==> job 4140: inputs <==
==> flow/design.v <==
module top(
    input logic clk,         
    input logic rst,         
    output logic RGB_R,      
    output logic RGB_G,      
    output logic RGB_B       
);
    localparam CLK_FREQ = 12_000_000;  
    localparam PWM_RESOLUTION = 8;   
    localparam PWM_MAX = (1 << PWM_RESOLUTION) - 1;   
    localparam PWM_CYCLES = 256;   
    localparam DEGREES_MAX = 360;
    localparam CYCLES_PER_DEGREE = CLK_FREQ / DEGREES_MAX;   
    typedef enum logic [1:0] {
        STATE_PWM_COUNT,
        STATE_DEGREE_COUNT,
        STATE_HSV_CALC,
        STATE_PWM_OUTPUT
    } state_t;
    logic [PWM_RESOLUTION-1:0] pwm_counter;
    logic [PWM_RESOLUTION-1:0] red_pwm_value, green_pwm_value, blue_pwm_value;
    logic [31:0] degree_counter;
    logic [8:0] current_degree;
    state_t current_state;
    state_t next_state;
    always_ff @(posedge clk) begin
        if (rst) current_state <= STATE_PWM_COUNT;
        else current_state <= next_state;
    end
    always_comb begin  
        case (current_state)
            STATE_PWM_COUNT: begin
                if (degree_counter == CYCLES_PER_DEGREE - 1) begin
                    next_state = STATE_DEGREE_COUNT;
                end else begin
                    next_state = STATE_PWM_COUNT;
                end
            end
            STATE_DEGREE_COUNT: begin
                next_state = STATE_HSV_CALC;
            end
            STATE_HSV_CALC: begin
                next_state = STATE_PWM_OUTPUT;
            end
            STATE_PWM_OUTPUT: begin
                next_state = STATE_PWM_COUNT;
            end
            default: begin
                next_state = STATE_PWM_COUNT;
            end
        endcase
    end
    always_ff @(posedge clk) begin
        if (rst) begin
            pwm_counter <= 0;
            degree_counter <= 0;
            current_degree <= 0;
            red_pwm_value <= 0;
            green_pwm_value <= 0;
            blue_pwm_value <= 0;
        end else
        case (current_state)
            STATE_PWM_COUNT: begin
                pwm_counter <= pwm_counter + 1;                
                if (degree_counter == CYCLES_PER_DEGREE - 1) begin
                    degree_counter <= 0;
                end else begin
                    degree_counter <= degree_counter + 1;
                end
            end
            STATE_DEGREE_COUNT: begin
                if (current_degree == DEGREES_MAX - 1) begin
                    current_degree <= 0;
                end else begin
                    current_degree <= current_degree + 1;
                end
            end
            STATE_HSV_CALC: begin
                if (current_degree < 60) begin
                    red_pwm_value <= PWM_MAX;
                end else if (current_degree < 120) begin
                    red_pwm_value <= PWM_MAX - ((current_degree - 60) * PWM_MAX / 60);
                end else if (current_degree < 240) begin
                    red_pwm_value <= 0;
                end else if (current_degree < 300) begin
                    red_pwm_value <= (current_degree - 240) * PWM_MAX / 60;
                end else begin
                    red_pwm_value <= PWM_MAX;
                end
                if (current_degree < 60) begin
                    green_pwm_value <= current_degree * PWM_MAX / 60;
                end else if (current_degree < 180) begin
                    green_pwm_value <= PWM_MAX;
                end else if (current_degree < 240) begin
                    green_pwm_value <= PWM_MAX - ((current_degree - 180) * PWM_MAX / 60);
                end else begin
                    green_pwm_value <= 0;
                end
                if (current_degree < 120) begin
                    blue_pwm_value <= 0;
                end else if (current_degree < 180) begin
                    blue_pwm_value <= (current_degree - 120) * PWM_MAX / 60;
                end else if (current_degree < 300) begin
                    blue_pwm_value <= PWM_MAX;
                end else begin
                    blue_pwm_value <= PWM_MAX - ((current_degree - 300) * PWM_MAX / 60);
                end
            end
            STATE_PWM_OUTPUT: begin
            end
        endcase
    end
    assign RGB_R = (pwm_counter > red_pwm_value) ? 1'b1 : 1'b0;
    assign RGB_G = (pwm_counter > green_pwm_value) ? 1'b1 : 1'b0;
    assign RGB_B = (pwm_counter > blue_pwm_value) ? 1'b1 : 1'b0;
endmodule
==> flow/run.sh <==
#!/bin/bash
# the make line also repeats each setting of config.mk as NAME=value (left out here)
make -C /OpenROAD-flow-scripts/flow DESIGN_CONFIG=/design/flow/config.mk WORK_HOME=/design/flow/orfs CLKGATE_MAP_FILE= finish
==> flow/config.mk <==
export PLATFORM = sky130hd
export DESIGN_NAME = top
export DESIGN_NICKNAME = top
export VERILOG_FILES = /design/flow/design.v
export SDC_FILE = /design/flow/constraint.sdc
export NUM_CORES = 4
export LEC_CHECK = 0
export ABC_AREA = 0
export CAP_MARGIN = 20
export CORE_ASPECT_RATIO = 0.72
export CORE_MARGIN = 2
export CORE_UTILIZATION = 72
export CTS_CLUSTER_DIAMETER = 398
export CTS_CLUSTER_SIZE = 98
export PLACE_DENSITY = 0.4
export SETUP_SLACK_MARGIN = 1.49
export SLEW_MARGIN = 20
==> flow/constraint.sdc <==
create_clock -name core_clock -period 5.07 [get_ports {clk}]
set_input_delay 1.0140 -clock core_clock [delete_from_list [all_inputs] [get_ports {clk}]]
set_output_delay 1.0140 -clock core_clock [all_outputs]
set_load 0.01 [all_outputs]
==> inputs of job 8183, as changes to job 4140 <==
Settings changed: ABC_AREA 0 to default, CORE_ASPECT_RATIO 0.72 to default, CTS_CLUSTER_DIAMETER 398 to default, CTS_CLUSTER_SIZE 98 to 10, PLACE_DENSITY 0.4 to default, SETUP_SLACK_MARGIN 1.49 to -0.39.
==> flow/constraint.sdc (replaced) <==
create_clock -name core_clock -period 11.0 [get_ports {clk}]
set_input_delay 2.2000 -clock core_clock [delete_from_list [all_inputs] [get_ports {clk}]]
set_output_delay 2.2000 -clock core_clock [all_outputs]
set_load 0.01 [all_outputs]
==> inputs of job 8233, as changes to job 4140 <==
Settings changed: ABC_AREA 0 to default, CORE_ASPECT_RATIO 0.72 to default, CTS_CLUSTER_DIAMETER 398 to 391, CTS_CLUSTER_SIZE 98 to 100, PLACE_DENSITY 0.4 to 0.41, SETUP_SLACK_MARGIN 1.49 to 0.98, TNS_END_PERCENT from default to 5.
==> flow/constraint.sdc (replaced) <==
create_clock -name core_clock -period 10.6 [get_ports {clk}]
set_input_delay 2.1200 -clock core_clock [delete_from_list [all_inputs] [get_ports {clk}]]
set_output_delay 2.1200 -clock core_clock [all_outputs]
set_load 0.01 [all_outputs]
==> comparison <==
Job 8183 reached the layout checks and failed them: setup timing. Job 8233 never finished: it broke off in 5_1_grt on GRT-0232. Job 4140 ended with an error in 4_1_cts. Area after synthesis is the same in job 4140 and job 8233. In synthesized cell count, job 8183 and job 8233 do not differ. In die size, job 8183 and job 4140 hardly differ.
==> figures <==
                                                                            job 8183                job 4140                    job 8233
Root buffer cell                                          sky130_fd_sc_hd__clkbuf_16                       -  sky130_fd_sc_hd__clkbuf_16
Die X                                                                         169 um                  199 um                      169 um
Placement Cell Area                                                     0.0210 sq mm            0.0254 sq mm                0.0225 sq mm
Depth of the CTS H-tree                                                            3                       -                           3
CTS Sinks                                                                         77                       -                          77
Half-perimeter wire length after detailed placement                         47800 um                68800 um                    51300 um
Setup slack at placement                                                   -0.536 ns                -6.35 ns                   -0.544 ns
Total number of placement rows                                                    60                      51                          60
Number of buffers added by the clock tree synthesis step                           9                       -                           9
Y dimension of the die                                                        169 um                  144 um                      169 um
Overall chip area                                                       0.0287 sq mm            0.0287 sq mm                0.0287 sq mm
Starting Density                                                               73.3%                   73.0%                       73.3%
Result of the run                                         complete, but fails checks  stopped before the end      stopped before the end
Last stage reached                                                                 -                 4_1_cts                     5_1_grt
Layout check failures                                                   setup timing                       -                           -
Number of placed instances with taps included                                   2830                    3355                        2949
Post-CTS setup buffer count                                                        2                       -                          45
Buffers from clock root to sink, at most                                           2                       -                           2
Hold Buf Count CTS                                                                 0                       -                           0
CTS-repair resized insts                                                           8                       -                         117
Area of the core region                                                 0.0269 sq mm            0.0270 sq mm                0.0269 sq mm


==> run a <==
Starts from the design.v that is shown in full above.
Settings: LEC_CHECK=0, ABC_AREA=1, CAP_MARGIN=20, CORE_ASPECT_RATIO=1.47, CORE_MARGIN=2, CORE_UTILIZATION=72, CTS_CLUSTER_DIAMETER=397, CTS_CLUSTER_SIZE=95, PLACE_DENSITY=0.4, SLEW_MARGIN=20, TNS_END_PERCENT=10; clock period 9.65 ns.
run.sh (not shown) runs the stock make flow with config.mk's settings and CLKGATE_MAP_FILE=.
==> inputs of run b, as changes to run a <==
Settings changed: ABC_AREA 1 to default, CORE_ASPECT_RATIO 1.47 to default, CORE_UTILIZATION 72 to 40, CTS_CLUSTER_DIAMETER 397 to 398, CTS_CLUSTER_SIZE 95 to 92, PLACE_DENSITY 0.4 to default.
==> flow/constraint.sdc (replaced) <==
create_clock -name core_clock -period 14.0 [get_ports {clk}]
set_input_delay 2.8000 -clock core_clock [delete_from_list [all_inputs] [get_ports {clk}]]
set_output_delay 2.8000 -clock core_clock [all_outputs]
set_load 0.01 [all_outputs]
==> inputs of run c, as changes to run a <==
Settings changed: ABC_AREA 1 to default, CORE_ASPECT_RATIO 1.47 to default, CTS_CLUSTER_DIAMETER 397 to default, CTS_CLUSTER_SIZE 95 to default, PLACE_DENSITY 0.4 to default, PLACE_DENSITY_LB_ADDON from default to 0.0, TNS_END_PERCENT 10 to default.
==> flow/constraint.sdc (replaced) <==
create_clock -name core_clock -period 11.0 [get_ports {clk}]
set_input_delay 2.2000 -clock core_clock [delete_from_list [all_inputs] [get_ports {clk}]]
set_output_delay 2.2000 -clock core_clock [all_outputs]
set_load 0.01 [all_outputs]
==> comparison <==
- Run b produced a clean layout. Run a stopped in global routing. Run c finished but failed the layout checks on setup timing.
- In run b the count of clock-buffer cells in the layout is higher than in run c, by 1.
- Of run b and run c, run c has the higher sequential power (gap about 20%, measured against run c).
- In run c the design area is larger than in run b, by 11%.
- Between run b and run c, the lower non-clock buffer count is in run b (gap 220).
==> figures <==
| metric | run a | run c | run b |
|---|---|---|---|
| Sequential cell fraction of total power | - | 44.4% | 47.7% |
| Area enclosed by the die boundary | 0.0285 mm2 | 0.0287 mm2 | 0.0510 mm2 |
| Finished layout cell area | - | 0.0232 mm2 | 0.0208 mm2 |
| Final Instance Count excl. Fillers | - | 2955 | 3057 |
| Worst slew margin relative to its limit | - | 24.3% | 31.5% |
| Area taken by flip-flops and latches | - | 0.00156 mm2 | 0.00154 mm2 |
| Sum of routed wire length over all layers | - | 63800 um | 57300 um |
| Tap cell count | - | 341 | 664 |
| Dpl hpwl | 52100 um | 49200 um | 48300 um |
| Run status | did not finish | finished with violations | complete, no violations |
| Stage where the flow stopped | global routing | - | - |
| Layout check failures | - | setup timing | - |


==> inputs of 05-25 <==
RTL: the design.v shown in full above, as it stands there.
make LEC_CHECK=0 CAP_MARGIN=20 CORE_MARGIN=2 CORE_UTILIZATION=72 CTS_CLUSTER_DIAMETER=368 CTS_CLUSTER_SIZE=36 PLACE_DENSITY=0.78 SETUP_SLACK_MARGIN=-0.76 SLEW_MARGIN=20 finish   # period 11.2 ns
==> 03-06 (differences from 05-25) <==
- CORE_UTILIZATION: 72 -> 40
- CTS_CLUSTER_DIAMETER: 368 -> default
- CTS_CLUSTER_SIZE: 36 -> default
- PLACE_DENSITY: 0.78 -> default
- SETUP_SLACK_MARGIN: -0.76 -> default
==> flow/constraint.sdc (replaced) <==
create_clock -name core_clock -period 14.0 [get_ports {clk}]
set_input_delay 2.8000 -clock core_clock [delete_from_list [all_inputs] [get_ports {clk}]]
set_output_delay 2.8000 -clock core_clock [all_outputs]
set_load 0.01 [all_outputs]
==> comparison table <==
item	05-25	03-06
Result of the run	finished with violations	timing/DRC/antenna clean
Layout check failures	negative setup slack	-
Minimum setup slack after placement	-365 ps	747 ps
Worst clock skew	20.8 ps	16.6 ps
Detailed-routed wire length on met2	27800 microns	26500 microns
Net count, final	2964	2853
Worst reg-to-reg setup slack	-380 ps	1040 ps
Net switching component of the power	0.168 mW	0.112 mW
Initial core utilization	73.3%	40.4%
Clock Network Area Fraction	1.47%	1.27%
Wire length on met3	5370 microns	3100 microns
Max stage delay on crit path	540 ps	820 ps
Max power group	the clock network	registers
Sequential portion of the cell area	7.17%	7.41%
Final instance area	0.0215 sq mm	0.0208 sq mm
Clock slew seen by the registers of the worst setup and hold paths	80 ps	70 ps
Routed wire length	60300 microns	57300 microns
Number of setup violations in the final report	7	0
Worst rel slew slack	18.9%	31.5%
DP Area	0.0209 sq mm	0.0205 sq mm


==> inputs of run Y <==
Starts from the design.v that is shown in full above.
clock: 12.9 ns
lec_check: 0
abc_area: 1
cap_margin: 20
cell_pad_in_sites_global_placement: 3
core_margin: 5
core_utilization: 28
cts_cluster_size: 53
gpl_routability_driven: 0
min_routing_layer: met2
place_density: 0.66
slew_margin: 40
tns_end_percent: 95
==> inputs of run P, as changes to run Y <==
==> flow/config.mk (replaced) <==
export PLATFORM = sky130hd
export DESIGN_NAME = top
export DESIGN_NICKNAME = top
export VERILOG_FILES = /design/flow/design.v
export SDC_FILE = /design/flow/constraint.sdc
export NUM_CORES = 4
export LEC_CHECK = 0
export ABC_AREA = 1
export CAP_MARGIN = 20
export CORE_MARGIN = 2
export CORE_UTILIZATION = 72
export CTS_CLUSTER_DIAMETER = 398
export PLACE_DENSITY = 0.35
export SLEW_MARGIN = 20
==> flow/constraint.sdc (replaced) <==
create_clock -name core_clock -period 5.07 [get_ports {clk}]
set_input_delay 1.0140 -clock core_clock [delete_from_list [all_inputs] [get_ports {clk}]]
set_output_delay 1.0140 -clock core_clock [all_outputs]
set_load 0.01 [all_outputs]
==> results <==
- Run Y completed without violations. Run P failed in clock tree synthesis (DPL-0033).
- Area after synthesis is the same in run P and run Y.
- In die size, run Y is at 2.6 times the value of run P.
- Synthesized cell count is the same in run P and run Y.


==> job 3330 <==
// top: RTL as listed in full above, without the edits since
clock: 14.0 ns
lec_check: 0
cap_margin: 20
core_margin: 2
core_utilization: 40
cts_cluster_diameter: 398
cts_cluster_size: 95
slew_margin: 20
tns_end_percent: 10
==> inputs of job 4091, as changes to job 3330 <==
CORE_UTILIZATION = 72   (was 40)
CTS_CLUSTER_DIAMETER = not set   (was 398)
CTS_CLUSTER_SIZE = not set   (was 95)
PLACE_DENSITY = 0.39   (was not set)
SETUP_SLACK_MARGIN = 2.36   (was not set)
TNS_END_PERCENT = not set   (was 10)
==> flow/constraint.sdc (replaced) <==
create_clock -name core_clock -period 10.6 [get_ports {clk}]
set_input_delay 2.1200 -clock core_clock [delete_from_list [all_inputs] [get_ports {clk}]]
set_output_delay 2.1200 -clock core_clock [all_outputs]
set_load 0.01 [all_outputs]
==> notes <==
- Job 4091 aborted during global routing. Job 3330 finished clean.
- Die size: job 4091 is lower than job 3330 (44%).
- Area after synthesis is the same in job 3330 and job 4091.
- Synthesized cell count is the same in job 4091 and job 3330.


==> job 5590 <==
Starts from the design.v that is shown in full above.
Settings: LEC_CHECK=0, ABC_AREA=0, CAP_MARGIN=40, CELL_PAD_IN_SITES_DETAIL_PLACEMENT=0, CORE_ASPECT_RATIO=1.06, CORE_MARGIN=2, CORE_UTILIZATION=72, MAX_ROUTING_LAYER=met5, MIN_ROUTING_LAYER=met1, PLACE_DENSITY=0.35, SLEW_MARGIN=20; clock period 4.29 ns.
==> job 7390 (differences from job 5590) <==
- CORE_ASPECT_RATIO: 1.06 -> 0.5
- CORE_UTILIZATION: 72 -> 59
- CTS_CLUSTER_DIAMETER: default -> 282
- CTS_CLUSTER_SIZE: default -> 91
- PLACE_DENSITY: 0.35 -> 0.62
- TNS_END_PERCENT: default -> 10
==> flow/constraint.sdc (replaced) <==
create_clock -name core_clock -period 10.2 [get_ports {clk}]
set_input_delay 2.0400 -clock core_clock [delete_from_list [all_inputs] [get_ports {clk}]]
set_output_delay 2.0400 -clock core_clock [all_outputs]
set_load 0.01 [all_outputs]
==> comparison table <==
item	job 5590	job 7390
Post-synthesis cell area	19,700 µm²	19,700 µm²
Fraction of the yosys area taken by sequential cells	7.82%	7.82%
Cell with the most instances after synthesis	sky130_fd_sc_hd__inv_1	sky130_fd_sc_hd__inv_1
Number of nets produced by synthesis	2,876	2,876
Simple-gate portion of the synthesized area	14.1%	14.1%
Warnings, synthesis	1	1
Overall die height	174 µm	133 µm
Outcome	stopped before the end	failed layout checks
Stage where the flow stopped	3_5_place_dp	-
Reasons for failing layout checks	-	setup timing
Core ar.	27,000 µm²	33,000 µm²
Ys flops	77	77
Cell taking the most area after synthesis	sky130_fd_sc_hd__fa_1	sky130_fd_sc_hd__fa_1
Mux contribution to synthesized area	1.74%	1.74%
Die width	165 µm	262 µm
Post-synthesis adder-cell area fraction	37.9%	37.9%
Die area	28,700 µm²	35,000 µm²
Synth top area share	23.0%	23.0%
Gate count of the mapped netlist	2,413	2,413
Starting density of the core	73.0%	59.7%
Post-synthesis area per instance	8.17 µm²	8.17 µm²
Top FF cell, synth	sky130_fd_sc_hd__dfxtp_1	sky130_fd_sc_hd__dfxtp_1
Yosys synthesis chip area	19,700 µm²	19,700 µm²
Placer congestion estimate	1.24	1.05
I/O pin cnt	5	5
Row count	62	47
And-or/or-and share of the synthesized area	21.0%	21.0%
Post-synthesis share of cell area spent on xor and xnor gates	7.20%	7.20%
Power figures rest on the tool's default switching activity, not on a simulated workload.
